## DOUBLY_PIPELINE
module DOUBLY_PIPELINE(clk,xi,yi,r,ang,xf,yf);
input signed[15:0] xi,yi;
input clk;
output reg signed [15:0] r,ang;
output reg signed [15:0] xf,yf;
 wire signed [15:0] ri,angi;
 wire  signed [15:0] xfi,yfi;
wire  signed [15:0] g1,g2,g3,g4,g5,g6,g7,g8;
ROTATING x1(clk,xi,yi,g1,g2,g3,g4,g5,g6,g7,g8,xfi,yfi);     
VECTORING x2(clk,xi,yi,g1,g2,g3,g4,g5,g6,g7,g8,ri,angi);  
always @(*)
begin 
xf<=xfi;
yf<=yfi;  
r<=ri;
ang<=angi;
end
endmodule
For scale: roughly 8900 cells after synthesis, roughly 750 flip-flops, ~74000 um2 of cells after synthesis.
export LEC_CHECK = 0
export CAP_MARGIN = 20
export CORE_MARGIN = 2
export CORE_UTILIZATION = 72
export SLEW_MARGIN = 20
create_clock -name core_clock -period 16.4 [get_ports {clk}]
run.sh (not shown) runs the stock make flow with config.mk's settings and CLKGATE_MAP_FILE=.
The first run aborted during global routing.
Change:
Settings changed: CAP_MARGIN 20 to 0, CORE_UTILIZATION 72 to 68.
Clock period 16.4 ns to 14.2 ns, I/O delays scaled along.
The new run failed in global routing (GRT-0232). Area after synthesis is unchanged. Synthesized cell count is unchanged. Die size rises by 5.8%.
Change:
Settings changed: CAP_MARGIN 0 to 20, CORE_UTILIZATION 68 to 40.
Clock period 14.2 ns to 22.5 ns, I/O delays scaled along.
=>
- Now the flow completed with no timing, DRC or antenna violations
- die area climbs by 69%
- synthesized cell count does not change
- area after synthesis does not change
Change:
Settings changed: ABC_AREA from default to 1, CAP_MARGIN 20 to 35, CORE_UTILIZATION 40 to 71, CTS_CLUSTER_DIAMETER from default to 221, CTS_CLUSTER_SIZE from default to 16, GPL_ROUTABILITY_DRIVEN from default to 0, GPL_TIMING_DRIVEN from default to 1.
Clock period 22.5 ns to 15.0 ns, I/O delays scaled along.
=> With this change the flow completed and failed the layout checks on negative setup slack; sequential share of layout area goes down by 0.42 points; routed wire length came out higher by 0.68%; hold slack is about the same; cell count went up by 1.6%; count of clock-buffer cells in the layout goes down by 67; core utilization climbs by 39 points; area after synthesis went down by 2.8%.

* * *

Starting RTL as in the previous note.
make LEC_CHECK=0 ABC_AREA=1 CAP_MARGIN=15 CORE_MARGIN=2 CORE_UTILIZATION=71 CTS_CLUSTER_DIAMETER=221 CTS_CLUSTER_SIZE=16 GPL_ROUTABILITY_DRIVEN=0 GPL_TIMING_DRIVEN=1 SLEW_MARGIN=20 finish   # period 13.0 ns
The baseline failed in global routing (5_1_grt) with GRT-0232.
Edit:
ABC_AREA = unset   (was 1)
CAP_MARGIN = 20   (was 15)
CORE_UTILIZATION = 65   (was 71)
CTS_CLUSTER_DIAMETER = unset   (was 221)
CTS_CLUSTER_SIZE = unset   (was 16)
GPL_ROUTABILITY_DRIVEN = unset   (was 0)
GPL_TIMING_DRIVEN = unset   (was 1)
clock period = 16.9 ns   (was 13.0 ns; I/O delays follow)
This time the run ran to the end with violations: setup timing.
Die size increases by 12%.
Synthesized area increases by about 3%.
Synthesized cell count decreases by about 10%.
Edit:
ABC_AREA = 1   (was unset)
CORE_UTILIZATION = 72   (was 65)
CTS_CLUSTER_SIZE = 31   (was unset)
PLACE_DENSITY = 0.64   (was unset)
SETUP_SLACK_MARGIN = 3.76   (was unset)
clock period = 12.8 ns   (was 16.9 ns; I/O delays follow)
What happened:
- The changed run did not get past global routing (5_1_grt)
- die size goes down by roughly a tenth
- synthesized cell count goes up by roughly a tenth
- area after synthesis goes down by a few percent

* * *

Setup of run A:
Starting RTL as in the previous note.
==> flow/config.mk <==
export PLATFORM = sky130hd
export DESIGN_NAME = DOUBLY_PIPELINE
export DESIGN_NICKNAME = DOUBLY_PIPELINE
export VERILOG_FILES = /design/flow/design.v
export SDC_FILE = /design/flow/constraint.sdc
export NUM_CORES = 4
export LEC_CHECK = 0
export CAP_MARGIN = 10
export CORE_MARGIN = 2
export CORE_UTILIZATION = 72
export CTS_CLUSTER_DIAMETER = 133
export CTS_CLUSTER_SIZE = 57
export HOLD_SLACK_MARGIN = -0.1
export SLEW_MARGIN = 20
==> flow/constraint.sdc <==
create_clock -name core_clock -period 12.1 [get_ports {clk}]
set_input_delay 2.4200 -clock core_clock [delete_from_list [all_inputs] [get_ports {clk}]]
set_output_delay 2.4200 -clock core_clock [all_outputs]
set_load 0.01 [all_outputs]
Flow for run A halted at global routing (5_1_grt), error code GRT-0116.
## Diff of input files: run B against run A
==> flow/config.mk <==
export PLATFORM = sky130hd
export DESIGN_NAME = DOUBLY_PIPELINE
export DESIGN_NICKNAME = DOUBLY_PIPELINE
export VERILOG_FILES = /design/flow/design.v
export SDC_FILE = /design/flow/constraint.sdc
export NUM_CORES = 4
export LEC_CHECK = 0
export CAP_MARGIN = 20
export CORE_MARGIN = 2
export CORE_UTILIZATION = 66
export SLEW_MARGIN = 20
==> flow/constraint.sdc <==
create_clock -name core_clock -period 16.9 [get_ports {clk}]
set_input_delay 3.3800 -clock core_clock [delete_from_list [all_inputs] [get_ports {clk}]]
set_output_delay 3.3800 -clock core_clock [all_outputs]
set_load 0.01 [all_outputs]
==> comparison <==
- Among run A and run B, the run that stopped before the end is run A, and it is the only one.
- Changes observed in run B relative to run A: cell area after placement has decreased; horizontal die size has increased; post-placement worst setup slack has increased.
- Run A fits on a die that is smaller than the die of run B.
Input changes introduced in run C (baseline for comparison: run B):
-- flow/config.mk --
<<< run B, line 7
export LEC_CHECK = 0
export CAP_MARGIN = 20
export CORE_MARGIN = 2
export CORE_UTILIZATION = 66
export SLEW_MARGIN = 20
>>> run C, line 7
export LEC_CHECK = 0
export CAP_MARGIN = 20
export CORE_ASPECT_RATIO = 0.5
export CORE_MARGIN = 2
export CORE_UTILIZATION = 72
export HOLD_SLACK_MARGIN = -0.06
export SLEW_MARGIN = 20
## What came out
Final checks on run C, whose flow otherwise completed, came back failing, citing capacitance limit, slew limit, setup timing. The end point of the critical path comes out x1.yf[13]$_DFF_P_ in one run and x1.xf[12]$_DFF_P_ in the other, namely in run C and run B respectively. Run C — row count 39 lower, run B as reference. Total routed wirelength (run C vs. run B) increases by a little under 10%. Min cell count across run B and run C: run C. In run C, the global-route usage came out 4.9 points above the value in run B.
Input changes introduced in run D (baseline for comparison: run C):
-- flow/config.mk --
<<< run C, line 7
export LEC_CHECK = 0
export CAP_MARGIN = 20
export CORE_ASPECT_RATIO = 0.5
export CORE_MARGIN = 2
export CORE_UTILIZATION = 72
export HOLD_SLACK_MARGIN = -0.06
export SLEW_MARGIN = 20
>>> run D, line 7
export LEC_CHECK = 0
export CAP_MARGIN = 20
export CORE_MARGIN = 2
export CORE_UTILIZATION = 47
export SLEW_MARGIN = 20
==> flow/constraint.sdc <==
create_clock -name core_clock -period 22.5 [get_ports {clk}]
set_input_delay 4.5000 -clock core_clock [delete_from_list [all_inputs] [get_ports {clk}]]
set_output_delay 4.5000 -clock core_clock [all_outputs]
set_load 0.01 [all_outputs]
==> comparison <==
Run D: PASS, flow complete, no timing, DRC or antenna violations
Run D vs. run C: global-route wire length before repair fell about 14%, number of well-tap cells placed up 698, setup slack of the most critical reg-to-reg path picked up an extra 2.32 ns.
The critical path capture point comes out x1.yf[13]$_DFF_P_ in one run and x1.yf[14]$_DFF_P_ in the other, namely in run C and run D respectively.
